==> flow/design.v (excerpt) <==
module AHB2CAN_top
(
	input logic HCLK, HRESETn, HWRITE, HSEL,
	input logic [31:0] HADDR, HWDATA,
	input logic [1:0] HTRANS,
	input logic [2:0] HBURST, HSIZE,
	output logic [31:0] HRDATA,
	output logic HRESP, HREADYOUT,
	input logic rx_data,
	output logic tx_data
);
Size: roughly 2800 cells after synthesis, about 750 flip-flops, roughly 110 I/O pins, ~0.031 sq mm of cells after synthesis.
Settings: LEC_CHECK=0, CAP_MARGIN=20, CORE_MARGIN=2, CORE_UTILIZATION=72, PLACE_DENSITY=0.66, SETUP_SLACK_MARGIN=0.72, SLEW_MARGIN=20; clock period 4.95 ns.
run.sh (not shown) runs the stock make flow with config.mk's settings and CLKGATE_MAP_FILE=.
Rerun with:
--- a/flow/config.mk
+++ b/flow/config.mk
@@ -9,5 +9,4 @@
 export CORE_MARGIN = 2
 export CORE_UTILIZATION = 72
-export PLACE_DENSITY = 0.66
-export SETUP_SLACK_MARGIN = 0.72
+export SETUP_SLACK_MARGIN = 0.46
 export SLEW_MARGIN = 20
==> flow/constraint.sdc (replaced) <==
create_clock -name core_clock -period 1.72 [get_ports {HCLK}]
set_input_delay 0.3440 -clock core_clock [delete_from_list [all_inputs] [get_ports {HCLK}]]
set_output_delay 0.3440 -clock core_clock [all_outputs]
set_load 0.01 [all_outputs]
With this change the flow failed in global routing.
Synthesized cell count stays the same.
Area after synthesis is unchanged.
Die area does not change.
Rerun with:
--- a/flow/config.mk
+++ b/flow/config.mk
@@ -6,7 +6,11 @@
 export NUM_CORES = 4
 export LEC_CHECK = 0
+export ABC_AREA = 1
 export CAP_MARGIN = 20
 export CORE_MARGIN = 2
 export CORE_UTILIZATION = 72
-export SETUP_SLACK_MARGIN = 0.46
+export CTS_CLUSTER_SIZE = 94
+export HOLD_SLACK_MARGIN = 0.29
+export PLACE_DENSITY_LB_ADDON = 0.2
+export SETUP_SLACK_MARGIN = -0.12
 export SLEW_MARGIN = 20
After rerunning:
- The new run stopped in global routing
- area after synthesis rose by 37%
- die size rises by 36%
- synthesized cell count goes up by 140%
Rerun with:
==> flow/config.mk (replaced) <==
export PLATFORM = sky130hd
export DESIGN_NAME = AHB2CAN_top
export DESIGN_NICKNAME = AHB2CAN_top
export VERILOG_FILES = /design/flow/design.v
export SDC_FILE = /design/flow/constraint.sdc
export NUM_CORES = 4
export LEC_CHECK = 0
export CAP_MARGIN = 20
export CORE_MARGIN = 2
export CORE_UTILIZATION = 40
export SLEW_MARGIN = 20
==> flow/constraint.sdc (replaced) <==
create_clock -name core_clock -period 10.0 [get_ports {HCLK}]
set_input_delay 2.0000 -clock core_clock [delete_from_list [all_inputs] [get_ports {HCLK}]]
set_output_delay 2.0000 -clock core_clock [all_outputs]
set_load 0.01 [all_outputs]
After rerunning: The changed run ran to the end with no violations. Synthesized cell count went down by 58%. Area after synthesis fell by 27%. Die area rose by 31%.

AHB2CAN_top again, from the RTL that the note above started with.
==> flow/config.mk <==
export PLATFORM = sky130hd
export DESIGN_NAME = AHB2CAN_top
export DESIGN_NICKNAME = AHB2CAN_top
export VERILOG_FILES = /design/flow/design.v
export SDC_FILE = /design/flow/constraint.sdc
export NUM_CORES = 4
export LEC_CHECK = 0
export CAP_MARGIN = 20
export CORE_MARGIN = 2
export CORE_UTILIZATION = 72
export CTS_CLUSTER_DIAMETER = 100
export CTS_CLUSTER_SIZE = 14
export HOLD_SLACK_MARGIN = -0.08
export PLACE_DENSITY = 0.39
export SETUP_SLACK_MARGIN = 0.69
export SLEW_MARGIN = 20
==> flow/constraint.sdc <==
create_clock -name core_clock -period 4.94 [get_ports {HCLK}]
set_input_delay 0.9880 -clock core_clock [delete_from_list [all_inputs] [get_ports {HCLK}]]
set_output_delay 0.9880 -clock core_clock [all_outputs]
set_load 0.01 [all_outputs]
The starting point produced a clean layout.
Next try:
Settings changed: CAP_MARGIN 20 to 5, CELL_PAD_IN_SITES_DETAIL_PLACEMENT set to 0, CELL_PAD_IN_SITES_GLOBAL_PLACEMENT set to 0, CTS_CLUSTER_DIAMETER 100 to 98, HOLD_SLACK_MARGIN -0.08 to -0.09, MAX_ROUTING_LAYER set to met4, PLACE_DENSITY 0.39 to not set, PLACE_DENSITY_LB_ADDON set to 0.28, SETUP_SLACK_MARGIN 0.69 to 0.62.
=> Die area is unchanged. Routed wire length is about the same. Cell area falls by 1.8%. Power is about the same. Synthesized cell count is unchanged. Clock-buffer cell count stays the same. Final cell count falls by 0.67%. Core utilization falls by 1.5 points. Synthesized area is unchanged.

AHB2CAN_top again, from the RTL that the note above started with.
## AHB2CAN_top
module AHB2CAN_top
(
	input logic HCLK, HRESETn, HWRITE, HSEL,
	input logic [31:0] HADDR, HWDATA,
	input logic [1:0] HTRANS,
	input logic [2:0] HBURST, HSIZE,
	output logic [31:0] HRDATA,
	output logic HRESP, HREADYOUT,
	input logic rx_data,
	output logic tx_data
);
export LEC_CHECK = 0
export CAP_MARGIN = 5
export CORE_MARGIN = 2
export CORE_UTILIZATION = 72
export CTS_CLUSTER_SIZE = 86
export PLACE_DENSITY = 0.66
export SETUP_SLACK_MARGIN = 1.25
export SLEW_MARGIN = 20
create_clock -name core_clock -period 4.95 [get_ports {HCLK}]
Next try:
--- a/flow/config.mk
+++ b/flow/config.mk
@@ -6,9 +6,7 @@
 export NUM_CORES = 4
 export LEC_CHECK = 0
-export CAP_MARGIN = 5
+export CAP_MARGIN = 20
 export CORE_MARGIN = 2
 export CORE_UTILIZATION = 72
-export CTS_CLUSTER_SIZE = 86
-export PLACE_DENSITY = 0.66
-export SETUP_SLACK_MARGIN = 1.25
+export PLACE_DENSITY = 0.39
 export SLEW_MARGIN = 20
==> flow/constraint.sdc (replaced) <==
create_clock -name core_clock -period 4.94 [get_ports {HCLK}]
set_input_delay 0.9880 -clock core_clock [delete_from_list [all_inputs] [get_ports {HCLK}]]
set_output_delay 0.9880 -clock core_clock [all_outputs]
set_load 0.01 [all_outputs]
After rerunning: The new run passed the timing, design-rule and antenna checks. Die area is unchanged. Combinational power drops by about 4%. Flip-flop count is unchanged. Synthesized cell count stays the same. Wire length goes down by 19%. Count of clock-buffer cells in the layout rose by 3. Final area decreases by about 7%. Setup slack loses 0.035 ns. Non-clock buffer count goes down by 111. Utilization falls by 6.1 points.
Next try:
--- a/flow/config.mk
+++ b/flow/config.mk
@@ -6,7 +6,13 @@
 export NUM_CORES = 4
 export LEC_CHECK = 0
-export CAP_MARGIN = 20
+export CAP_MARGIN = 5
+export CELL_PAD_IN_SITES_DETAIL_PLACEMENT = 0
+export CELL_PAD_IN_SITES_GLOBAL_PLACEMENT = 0
 export CORE_MARGIN = 2
 export CORE_UTILIZATION = 72
-export PLACE_DENSITY = 0.39
+export CTS_CLUSTER_DIAMETER = 38
+export CTS_CLUSTER_SIZE = 86
+export MAX_ROUTING_LAYER = met4
+export PLACE_DENSITY = 0.37
+export SETUP_SLACK_MARGIN = 1.41
 export SLEW_MARGIN = 20
The changed run finished with timing, DRC and antenna clean.
Wire length is higher by about 33%.
Hold slack gains 0.16 ns.
Final cell count is higher by about 5%.

Starting RTL as in the previous note.
make LEC_CHECK=0 ABC_AREA=0 CAP_MARGIN=5 CELL_PAD_IN_SITES_GLOBAL_PLACEMENT=3 CORE_ASPECT_RATIO=0.63 CORE_MARGIN=2 CORE_UTILIZATION=45 CTS_CLUSTER_DIAMETER=27 CTS_CLUSTER_SIZE=43 GPL_TIMING_DRIVEN=0 PLACE_DENSITY_LB_ADDON=0.18 SLEW_MARGIN=20 finish   # period 11.7 ns
==> next run, changes <==
Settings changed: ABC_AREA 0 to default, CAP_MARGIN 5 to 20, CELL_PAD_IN_SITES_GLOBAL_PLACEMENT 3 to default, CORE_ASPECT_RATIO 0.63 to default, CORE_UTILIZATION 45 to 10, CTS_CLUSTER_DIAMETER 27 to default, CTS_CLUSTER_SIZE 43 to default, GPL_TIMING_DRIVEN 0 to default, PLACE_DENSITY_LB_ADDON 0.18 to default.
Clock period 11.7 ns to 15.3 ns, I/O delays scaled along.
Result: Non-clock buffer count fell by 240; synthesized cell count is unchanged; worst setup slack is better by 0.78 ns; count of clock-buffer cells in the layout fell by 95.

## try-delta
AHB2CAN_top again, from the RTL that the note above started with.
Settings: LEC_CHECK=0, ABC_AREA=1, CAP_MARGIN=0, CELL_PAD_IN_SITES_DETAIL_PLACEMENT=2, CELL_PAD_IN_SITES_GLOBAL_PLACEMENT=0, CORE_ASPECT_RATIO=0.62, CORE_MARGIN=9, CORE_UTILIZATION=66, CTS_CLUSTER_SIZE=71, MAX_ROUTING_LAYER=met4, MIN_ROUTING_LAYER=met2, PLACE_DENSITY_LB_ADDON=0.14, SLEW_MARGIN=20, TNS_END_PERCENT=60; clock period 7.18 ns.
try-delta: DPL-0033 in detailed placement -> run aborted
For try-umber, these inputs were changed with respect to try-delta:
Settings: MIN_ROUTING_LAYER: met2 -> unset; TNS_END_PERCENT: 60 -> unset; MAX_ROUTING_LAYER: met4 -> unset; ABC_AREA: 1 -> unset; CAP_MARGIN: 0 -> 20; PLACE_DENSITY_LB_ADDON: 0.14 -> unset; CORE_UTILIZATION: 66 -> 40; CELL_PAD_IN_SITES_DETAIL_PLACEMENT: 2 -> unset; CORE_ASPECT_RATIO: 0.62 -> unset; CELL_PAD_IN_SITES_GLOBAL_PLACEMENT: 0 -> unset; CORE_MARGIN: 9 -> 2; CTS_CLUSTER_SIZE: 71 -> unset; the clock period (ns, I/O delays scaled along): 7.18 -> 5.11.
--- outcome ---
- On post-synthesis share of cell area spent on full adders, half adders and majority gates, the lower figure sits with try-delta, not try-umber.
- Comparing try-delta and try-umber, count of unique library cells instantiated by Yosys is higher on try-umber.
- Routability congestion estimate in try-umber is 0.16 lower than in try-delta
- Between try-delta and try-umber, placeable core area is lower for try-delta, try-umber comes in above that.
- try-umber has completed all stages; timing, DRC and antenna checks passed.
- Relative to try-delta, the simple-gate share of the synthesized area of try-umber is lower by 24 points.
- Compared with try-delta, gate count after technology mapping in try-umber decreased by more than half.
- Re aoi/oai-family share of the synthesized area: try-delta and try-umber aren't equal, and the higher value belongs to try-umber.
- Comparing try-delta and try-umber, the higher xor/xnor share of the synthesized area is on try-umber.
- try-umber vs try-delta: Yosys chip area down in try-umber
What try-harbor does differently from try-umber at the input level:
Settings: putting CTS_CLUSTER_SIZE at 39 where nothing was set; swapping 40 for 66 in CORE_UTILIZATION; swapping 5.11 for 6.53 in the clock period (ns, I/O delays scaled along).
Results
- try-harbor has initial cell density of the core above what try-umber had.
- try-harbor finished every step from synthesis to the final layout, and the layout passed the timing, design-rule and antenna checks.
- try-umber → try-harbor: number of global-route vias before repair fell about 2%; maximum clock skew at final layout fell 0.016 ns; final instance area fell 810 um^2.
The inputs of try-amber differ from those of try-harbor as listed below.
Settings: PLACE_DENSITY_LB_ADDON newly set to 0.27; CORE_UTILIZATION changed from 66 to 72; the clock period (ns, I/O delays scaled along) changed from 6.53 to 5.46.
Notes after the runs:
try-amber finished all stages; the layout is clean. The area occupied by multi-input gates on try-harbor is in line with that on try-amber. Looking at clock network fraction of total power across try-harbor and try-amber, the one that comes out lower is try-amber. When try-amber is set beside try-harbor, its overall routing resource usage turns out to be 5.3 points larger. Taking try-harbor as the reference, in try-amber stage delay of the slowest cell on the critical path dropped 0.26 ns; slack of the critical path dropped 0.038 ns.
Power and IR drop assume default switching activity.
